==> run a <==
==> flow/design.v (excerpt) <==
module conv_kernel(
	clk,
	rst_n,
	clear,
	i_pixel,
	i_weight,
	o_pixel
);
==> flow/config.mk <==
export PLATFORM = sky130hd
export DESIGN_NAME = conv_kernel
export DESIGN_NICKNAME = conv_kernel
export VERILOG_FILES = /design/flow/design.v
export SDC_FILE = /design/flow/constraint.sdc
export NUM_CORES = 4
export LEC_CHECK = 0
export CAP_MARGIN = 10
export CELL_PAD_IN_SITES_DETAIL_PLACEMENT = 0
export CELL_PAD_IN_SITES_GLOBAL_PLACEMENT = 0
export CORE_ASPECT_RATIO = 1.37
export CORE_MARGIN = 5
export CORE_UTILIZATION = 27
export CTS_CLUSTER_DIAMETER = 198
export CTS_CLUSTER_SIZE = 90
export GPL_ROUTABILITY_DRIVEN = 0
export GPL_TIMING_DRIVEN = 0
export MAX_ROUTING_LAYER = met5
export PLACE_DENSITY_LB_ADDON = 0.22
export SLEW_MARGIN = 35
export TNS_END_PERCENT = 40
==> flow/constraint.sdc <==
create_clock -name core_clock -period 9.21 [get_ports {clk}]
set_input_delay 1.8420 -clock core_clock [delete_from_list [all_inputs] [get_ports {clk}]]
set_output_delay 1.8420 -clock core_clock [all_outputs]
set_load 0.01 [all_outputs]
run.sh (not shown) runs the stock make flow with config.mk's settings and CLKGATE_MAP_FILE=.
==> run b (differences from run a) <==
Settings changed: ABC_AREA from default to 1, CAP_MARGIN 10 to 20, CELL_PAD_IN_SITES_GLOBAL_PLACEMENT 0 to default, CORE_ASPECT_RATIO 1.37 to default, CORE_UTILIZATION 27 to 16, CTS_CLUSTER_DIAMETER 198 to 382, CTS_CLUSTER_SIZE 90 to 99, MAX_ROUTING_LAYER met5 to default, PLACE_DENSITY_LB_ADDON 0.22 to default, SLEW_MARGIN 35 to 0.
==> run c (differences from run a) <==
Settings changed: CAP_MARGIN 10 to 20, CELL_PAD_IN_SITES_DETAIL_PLACEMENT 0 to default, CELL_PAD_IN_SITES_GLOBAL_PLACEMENT 0 to default, CORE_ASPECT_RATIO 1.37 to default, CORE_MARGIN 5 to 2, CORE_UTILIZATION 27 to 64, CTS_CLUSTER_DIAMETER 198 to 369, CTS_CLUSTER_SIZE 90 to default, GPL_ROUTABILITY_DRIVEN 0 to default, GPL_TIMING_DRIVEN 0 to default, MAX_ROUTING_LAYER met5 to default, PLACE_DENSITY from default to 0.35, PLACE_DENSITY_LB_ADDON 0.22 to default, SETUP_SLACK_MARGIN from default to 3.97, SLEW_MARGIN 35 to 20, TNS_END_PERCENT 40 to default.
==> flow/constraint.sdc (replaced) <==
create_clock -name core_clock -period 13.3 [get_ports {clk}]
set_input_delay 2.6600 -clock core_clock [delete_from_list [all_inputs] [get_ports {clk}]]
set_output_delay 2.6600 -clock core_clock [all_outputs]
set_load 0.01 [all_outputs]
==> summary.txt <==
fresh numbers from the pnr run: Setup Buffers After CTS=238, Detailed Route Iter0 Violations=3880, Inserted Diodes=0, Cells after Synth=5319, FF-to-FF setup slack=-1.09 ns, Setup WS post-layout=-1.092 ns, layout violations=setup timing, terminus of the critical flop-to-flop path=add_b[27]$_DFFE_PN0P_, result of the run=finished with violations, vertical extent of the die=a little under 500 um, Worst path slowest cell=sky130_fd_sc_hd__dfrtp_1, number of failing setup endpoints in the final timing report=a little over 60
(the above is from run b)
==> summary.txt <==
fresh numbers from the pnr run: result of the run=no timing/DRC/antenna violations, Inserted Diodes=10, terminus of the critical flop-to-flop path=add_b[0]$_DFFE_PN0P_, Setup Buffers After CTS=266, Routed WL per cell=27.97 um, Cells after Synth=about 4500, Detailed Route Iter0 Violations=6083, CTS clock-pin slew for the worst setup and hold paths=0.07 ns, vertical extent of the die=241.8 um, FF-to-FF setup slack=2.17 ns, Worst path slowest cell=sky130_fd_sc_hd__a21oi_1
(the above is from run c)
==> summary.txt <==
fresh numbers from the pnr run: vertical extent of the die=438.5 um, FF-to-FF setup slack=-2.86 ns, number of failing setup endpoints in the final timing report=63, result of the run=finished with violations, count of multi-input combinational gates=~3500, simple share=about a fifth, Detailed Route Iter0 Violations=3042, layout violations=setup timing, Cells after Synth=4543, Setup WS post-layout=-2.862 ns, Setup Buffers After CTS=147, FF/Latch Area=0.003284 sq mm
(the above is from run a)

==> run H: inputs <==
conv_kernel again, from the RTL that the note above started with.
==> flow/config.mk <==
export PLATFORM = sky130hd
export DESIGN_NAME = conv_kernel
export DESIGN_NICKNAME = conv_kernel
export VERILOG_FILES = /design/flow/design.v
export SDC_FILE = /design/flow/constraint.sdc
export NUM_CORES = 4
export LEC_CHECK = 0
export CAP_MARGIN = 0
export CORE_MARGIN = 2
export CORE_UTILIZATION = 72
export CTS_CLUSTER_DIAMETER = 250
export CTS_CLUSTER_SIZE = 48
export MAX_ROUTING_LAYER = met4
export PLACE_DENSITY = 0.65
export SLEW_MARGIN = 20
==> flow/constraint.sdc <==
create_clock -name core_clock -period 10.8 [get_ports {clk}]
set_input_delay 2.1600 -clock core_clock [delete_from_list [all_inputs] [get_ports {clk}]]
set_output_delay 2.1600 -clock core_clock [all_outputs]
set_load 0.01 [all_outputs]
==> inputs of run P, as changes to run H <==
==> flow/config.mk (replaced) <==
export PLATFORM = sky130hd
export DESIGN_NAME = conv_kernel
export DESIGN_NICKNAME = conv_kernel
export VERILOG_FILES = /design/flow/design.v
export SDC_FILE = /design/flow/constraint.sdc
export NUM_CORES = 4
export LEC_CHECK = 0
export CAP_MARGIN = 20
export CELL_PAD_IN_SITES_DETAIL_PLACEMENT = 0
export CORE_MARGIN = 2
export CORE_UTILIZATION = 66
export CTS_CLUSTER_DIAMETER = 272
export GPL_ROUTABILITY_DRIVEN = 0
export MAX_ROUTING_LAYER = met4
export SLEW_MARGIN = 40
==> flow/constraint.sdc (replaced) <==
create_clock -name core_clock -period 10.5 [get_ports {clk}]
set_input_delay 2.1000 -clock core_clock [delete_from_list [all_inputs] [get_ports {clk}]]
set_output_delay 2.1000 -clock core_clock [all_outputs]
set_load 0.01 [all_outputs]
==> deck_impl_summary.md <==
Implementation Results

Die
  • Die X: 228 microns
  • FP Rows: 82
  • Core Area: 0.0499 sq mm

Run status
  • Error msg: [ERROR GRT-0232] Routing congestion too high. Check the congestion heatmap in the GUI.
  • Status: stopped before the end
  • Exit stage: global routing (5_1_grt)

Placement
  • Placed Area: 0.0410 sq mm
  • RD Place Congestion: 1.25
  • HPWL after detailed placement: 107 mm
  • Setup WS pre-CTS: -0.414 ns

Clock tree
  • Setup Buffers After CTS: 13

GRT
  • GR Overflow Total: 172
  • GRT met1 Usage: 79.4%
  • Total global-route track usage: 80.9%
That was run H.
==> deck_impl_summary.md <==
Key Metrics from the Run

STA
  • Setup-failing EPs final: 31
  • Worst setup margin: -1.26 ns

Placement
  • Placed Area: 0.0425 sq mm
  • HPWL after detailed placement: 101 mm

Run status
  • Status: finished with violations
  • Blocking Checks: negative setup slack

Clock tree
  • Setup Buffers After CTS: 32

Die
  • Core Area: 0.0540 sq mm

GRT
  • GR Overflow Total: 0
  • GRT met1 Usage: 55.8%
  • Total global-route track usage: 48.1%
That was run P.

==> 03-17: inputs <==
==> flow/design.v <==
module floating_mult (
  input         s_axis_a_tvalid,
  input  [31:0] s_axis_a_tdata,
  input         s_axis_b_tvalid,
  input  [31:0] s_axis_b_tdata,
  output        m_axis_result_tvalid,
  output [31:0] m_axis_result_tdata
);
wire [31:0] a = s_axis_a_tdata;
wire [31:0] b = s_axis_b_tdata;
wire        sa = a[31];
wire        sb = b[31];
wire [7:0]  ea = a[30:23];
wire [7:0]  eb = b[30:23];
wire [22:0] fa = a[22:0];
wire [22:0] fb = b[22:0];
wire a_zero = (ea == 8'd0);
wire b_zero = (eb == 8'd0);
wire a_inf  = (ea == 8'hFF) && (fa == 23'd0);
wire b_inf  = (eb == 8'hFF) && (fb == 23'd0);
wire a_nan  = (ea == 8'hFF) && (fa != 23'd0);
wire b_nan  = (eb == 8'hFF) && (fb != 23'd0);
wire        s = sa ^ sb;
wire [47:0] p = {1'b1, fa} * {1'b1, fb};
wire signed [10:0] e0 = $signed({3'b000, ea}) + $signed({3'b000, eb}) - 11'sd127;
reg  [22:0] m;
reg         g;
reg         st;
reg  signed [10:0] e1;
always @(*) begin
  if (p[47]) begin
    m  = p[46:24];
    g  = p[23];
    st = |p[22:0];
    e1 = e0 + 11'sd1;
  end else begin
    m  = p[45:23];
    g  = p[22];
    st = |p[21:0];
    e1 = e0;
  end
end
wire        rnd = g & (st | m[0]);
wire [23:0] mr  = {1'b0, m} + {23'd0, rnd};
wire signed [10:0] e2 = mr[23] ? e1 + 11'sd1 : e1;
wire [22:0] mf  = mr[22:0];
reg [31:0] r;
always @(*) begin
  if (a_nan || b_nan || (a_inf && b_zero) || (b_inf && a_zero))
    r = 32'h7FC00000;
  else if (a_inf || b_inf)
    r = {s, 8'hFF, 23'd0};
  else if (a_zero || b_zero)
    r = {s, 31'd0};
  else if (e2 >= 11'sd255)
    r = {s, 8'hFF, 23'd0};
  else if (e2 <= 11'sd0)
    r = {s, 31'd0};
  else
    r = {s, e2[7:0], mf};
end
assign m_axis_result_tdata  = r;
assign m_axis_result_tvalid = 1'b1;
endmodule
module floating_adder (
  input         s_axis_a_tvalid,
  input  [31:0] s_axis_a_tdata,
  input         s_axis_a_tlast,
  input         s_axis_b_tvalid,
  input  [31:0] s_axis_b_tdata,
  output        m_axis_result_tvalid,
  output [31:0] m_axis_result_tdata,
  output        m_axis_result_tlast
);
wire [31:0] a = s_axis_a_tdata;
wire [31:0] b = s_axis_b_tdata;
wire a_zero = (a[30:23] == 8'd0);
wire b_zero = (b[30:23] == 8'd0);
wire a_inf  = (a[30:23] == 8'hFF) && (a[22:0] == 23'd0);
wire b_inf  = (b[30:23] == 8'hFF) && (b[22:0] == 23'd0);
wire a_nan  = (a[30:23] == 8'hFF) && (a[22:0] != 23'd0);
wire b_nan  = (b[30:23] == 8'hFF) && (b[22:0] != 23'd0);
wire        swap = (b[30:0] > a[30:0]);
wire [31:0] x = swap ? b : a;
wire [31:0] y = swap ? a : b;
wire        sx = x[31];
wire        sy = y[31];
wire [7:0]  ex = x[30:23];
wire [7:0]  ey = y[30:23];
wire [7:0]  d  = ex - ey;
wire        sub = sx ^ sy;
wire [26:0] mx = {1'b1, x[22:0], 3'b000};
wire [26:0] my = {1'b1, y[22:0], 3'b000};
wire        far    = (d >= 8'd27);
wire [26:0] my_sh  = far ? 27'd0 : (my >> d[4:0]);
wire [26:0] lost   = far ? my : (my & ~(27'h7FFFFFF << d[4:0]));
wire        sticky = |lost;
wire [26:0] my_al = {my_sh[26:1], my_sh[0] | sticky};
wire [27:0] s0 = sub ? ({1'b0, mx} - {1'b0, my_al}) : ({1'b0, mx} + {1'b0, my_al});
reg  [4:0]  lz;
always @(*) begin
  casez (s0[26:0])
    27'b1??????????????????????????: lz = 5'd0;
    27'b01?????????????????????????: lz = 5'd1;
    27'b001????????????????????????: lz = 5'd2;
    27'b0001???????????????????????: lz = 5'd3;
    27'b00001??????????????????????: lz = 5'd4;
    27'b000001?????????????????????: lz = 5'd5;
    27'b0000001????????????????????: lz = 5'd6;
    27'b00000001???????????????????: lz = 5'd7;
    27'b000000001??????????????????: lz = 5'd8;
    27'b0000000001?????????????????: lz = 5'd9;
    27'b00000000001????????????????: lz = 5'd10;
    27'b000000000001???????????????: lz = 5'd11;
    27'b0000000000001??????????????: lz = 5'd12;
    27'b00000000000001?????????????: lz = 5'd13;
    27'b000000000000001????????????: lz = 5'd14;
    27'b0000000000000001???????????: lz = 5'd15;
    27'b00000000000000001??????????: lz = 5'd16;
    27'b000000000000000001?????????: lz = 5'd17;
    27'b0000000000000000001????????: lz = 5'd18;
    27'b00000000000000000001???????: lz = 5'd19;
    27'b000000000000000000001??????: lz = 5'd20;
    27'b0000000000000000000001?????: lz = 5'd21;
    27'b00000000000000000000001????: lz = 5'd22;
    27'b000000000000000000000001???: lz = 5'd23;
    27'b0000000000000000000000001??: lz = 5'd24;
    27'b00000000000000000000000001?: lz = 5'd25;
    27'b000000000000000000000000001: lz = 5'd26;
    default:                          lz = 5'd27;
  endcase
end
wire [26:0] n  = s0[27] ? {s0[27:2], s0[1] | s0[0]} : (s0[26:0] << lz);
wire signed [9:0] en = s0[27] ? $signed({2'b00, ex}) + 10'sd1
                              : $signed({2'b00, ex}) - $signed({5'd0, lz});
wire        g   = n[2];
wire        st  = n[1] | n[0];
wire [22:0] m   = n[25:3];
wire        rnd = g & (st | m[0]);
wire [23:0] mr  = {1'b0, m} + {23'd0, rnd};
wire signed [9:0] e2 = mr[23] ? en + 10'sd1 : en;
reg [31:0] r;
always @(*) begin
  if (a_nan || b_nan || (a_inf && b_inf && (a[31] != b[31])))
    r = 32'h7FC00000;
  else if (a_inf)
    r = a;
  else if (b_inf)
    r = b;
  else if (a_zero && b_zero)
    r = {a[31] & b[31], 31'd0};
  else if (b_zero)
    r = a;
  else if (a_zero)
    r = b;
  else if (s0 == 28'd0)
    r = 32'd0;
  else if (e2 >= 10'sd255)
    r = {sx, 8'hFF, 23'd0};
  else if (e2 <= 10'sd0)
    r = {sx, 31'd0};
  else
    r = {sx, e2[7:0], mr[22:0]};
end
assign m_axis_result_tdata  = r;
assign m_axis_result_tvalid = 1'b1;
assign m_axis_result_tlast  = 1'b0;
endmodule
module conv_kernel(
	clk,
	rst_n,
	clear,
	i_pixel,
	i_weight,
	o_pixel
);
parameter	WIDTH	=	32;
input					clk;
input					rst_n;
input					clear;
input	[WIDTH-1:0]		i_pixel;
input	[WIDTH-1:0]		i_weight;
output	[WIDTH-1:0]		o_pixel;
reg		[WIDTH-1:0]		o_pixel;
reg		[WIDTH-1:0]		mult_a;
reg		[WIDTH-1:0]		mult_b;
wire	[WIDTH-1:0]		product;
reg		[WIDTH-1:0]		add_a;
reg		[WIDTH-1:0]		add_b;
wire	[WIDTH-1:0]		sum;
always @(posedge clk, negedge rst_n)	begin
	if(!rst_n) begin
		mult_a		<=	32'b0;
		mult_b		<=	32'b0;
	end
	else begin
		mult_a		<=	i_pixel;
		mult_b		<=	i_weight;
	end
end
always @(posedge clk, negedge rst_n)	begin
	if(!rst_n) begin
		add_a		<=	32'b0;
		add_b		<=	32'b0;
	end
	else if (clear) begin
		add_a		<=	32'b0;
		add_b		<=	32'b0;
	end			
	else begin
		add_a		<=	product;
		add_b		<=	sum;
	end
end
always @(posedge clk, negedge rst_n)	begin
	if(!rst_n) begin
		o_pixel		<=	32'b0;
	end
	else if (clear) begin
		o_pixel		<=	32'b0;
	end
	else begin
		o_pixel		<=	sum;
	end
end
floating_adder U_floating_adder (
  .s_axis_a_tvalid(),             
  .s_axis_a_tdata(add_a),               
  .s_axis_a_tlast(),               
  .s_axis_b_tvalid(),             
  .s_axis_b_tdata(add_b),               
  .m_axis_result_tvalid(),   
  .m_axis_result_tdata(sum),     
  .m_axis_result_tlast()     
);
floating_mult U_floating_mult (
  .s_axis_a_tvalid(),             
  .s_axis_a_tdata(mult_a),               
  .s_axis_b_tvalid(),             
  .s_axis_b_tdata(mult_b),               
  .m_axis_result_tvalid(),   
  .m_axis_result_tdata(product)     
);
endmodule
==> flow/run.sh <==
#!/bin/bash
# the make line also repeats each setting of config.mk as NAME=value (left out here)
make -C /OpenROAD-flow-scripts/flow DESIGN_CONFIG=/design/flow/config.mk WORK_HOME=/design/flow/orfs CLKGATE_MAP_FILE= finish
==> flow/config.mk <==
export PLATFORM = sky130hd
export DESIGN_NAME = conv_kernel
export DESIGN_NICKNAME = conv_kernel
export VERILOG_FILES = /design/flow/design.v
export SDC_FILE = /design/flow/constraint.sdc
export NUM_CORES = 4
export LEC_CHECK = 0
export ABC_AREA = 1
export CAP_MARGIN = 20
export CORE_ASPECT_RATIO = 0.5
export CORE_MARGIN = 2
export CORE_UTILIZATION = 72
export CTS_CLUSTER_DIAMETER = 357
export CTS_CLUSTER_SIZE = 100
export PLACE_DENSITY = 0.37
export SETUP_SLACK_MARGIN = -0.65
export SLEW_MARGIN = 20
export TNS_END_PERCENT = 5
==> flow/constraint.sdc <==
create_clock -name core_clock -period 6.46 [get_ports {clk}]
set_input_delay 1.2920 -clock core_clock [delete_from_list [all_inputs] [get_ports {clk}]]
set_output_delay 1.2920 -clock core_clock [all_outputs]
set_load 0.01 [all_outputs]
==> 04-26: changes against 03-17 <==
Settings changed: ABC_AREA 1 to not set, CELL_PAD_IN_SITES_DETAIL_PLACEMENT set to 0, CORE_ASPECT_RATIO 0.5 to not set, CORE_UTILIZATION 72 to 57, CTS_CLUSTER_DIAMETER 357 to 382, CTS_CLUSTER_SIZE 100 to not set, GPL_ROUTABILITY_DRIVEN set to 1, PLACE_DENSITY 0.37 to not set, SETUP_SLACK_MARGIN -0.65 to not set, SLEW_MARGIN 20 to 40, TNS_END_PERCENT 5 to not set.
==> flow/constraint.sdc (replaced) <==
create_clock -name core_clock -period 9.21 [get_ports {clk}]
set_input_delay 1.8420 -clock core_clock [delete_from_list [all_inputs] [get_ports {clk}]]
set_output_delay 1.8420 -clock core_clock [all_outputs]
set_load 0.01 [all_outputs]
==> 02-11: changes against 03-17 <==
Settings changed: CELL_PAD_IN_SITES_DETAIL_PLACEMENT set to 1, CORE_ASPECT_RATIO 0.5 to not set, CORE_UTILIZATION 72 to 40, CTS_CLUSTER_DIAMETER 357 to not set, CTS_CLUSTER_SIZE 100 to 30, PLACE_DENSITY 0.37 to not set, PLACE_DENSITY_LB_ADDON set to 0.16, SETUP_SLACK_MARGIN -0.65 to not set, TNS_END_PERCENT 5 to 95.
==> flow/constraint.sdc (replaced) <==
create_clock -name core_clock -period 12.0 [get_ports {clk}]
set_input_delay 2.4000 -clock core_clock [delete_from_list [all_inputs] [get_ports {clk}]]
set_output_delay 2.4000 -clock core_clock [all_outputs]
set_load 0.01 [all_outputs]
==> ci_impl_report.md <==
## PnR job results

| Metric | Value |
|---|---|
| Status | `no timing/DRC/antenna violations` |
| Die X | `305 µm` |
| Xor/xnor share of the synthesized area | `0.0265` |
| Top cells by count | `nand2_1 (1538), inv_1 (1145), fa_1 (485), nand3_1 (376), ha_1 (273)` |
| Top cells by area | `fa_1 (27%), nand2_1 (16%), inv_1 (12%)` |
| Synth Cell Area | `36200 µm²` |
| Fp util | `0.403` |
| Place WS | `-0.324 ps` |
The numbers above come from 02-11.

==> ci_impl_report.md <==
### Flow metrics

| Metric | Value |
|---|---|
| Status | `stopped before the end` |
| Last step reached | `4_1_cts` |
| Stop Error | `[ERROR DPL-0033] detailed placement checks failed during check placement.` |
| Die X | `321 µm` |
| Synth Cell Area | `36200 µm²` |
| Fp util | `0.725` |
The numbers above come from 03-17.

==> ci_impl_report.md <==
### Flow metrics

| Metric | Value |
|---|---|
| Top cells by area | `fa_1 (27%), ha_1 (9.4%), dfrtp_1 (8.9%)` |
| Die X | `256 µm` |
| Status | `stopped before the end` |
| Xor/xnor share of the synthesized area | `0.0373` |
| Fa+ha+maj area frac | `0.363` |
| Most frequent cell after synthesis | `inv_1` |
| Fp util | `0.575` |
| Dominant flop cell | `dfrtp_1` |
| Top cells by count | `inv_1 (651), nand2_1 (604), fa_1 (485), a21oi_1 (278), nor2_1 (277)` |
| Cells in synth_stat.txt | `4543` |
| Post-CTS Setup Inserts | `98` |
| Last step reached | `5_1_grt` |
| Place WS | `-2180 ps` |
The numbers above come from 04-26.

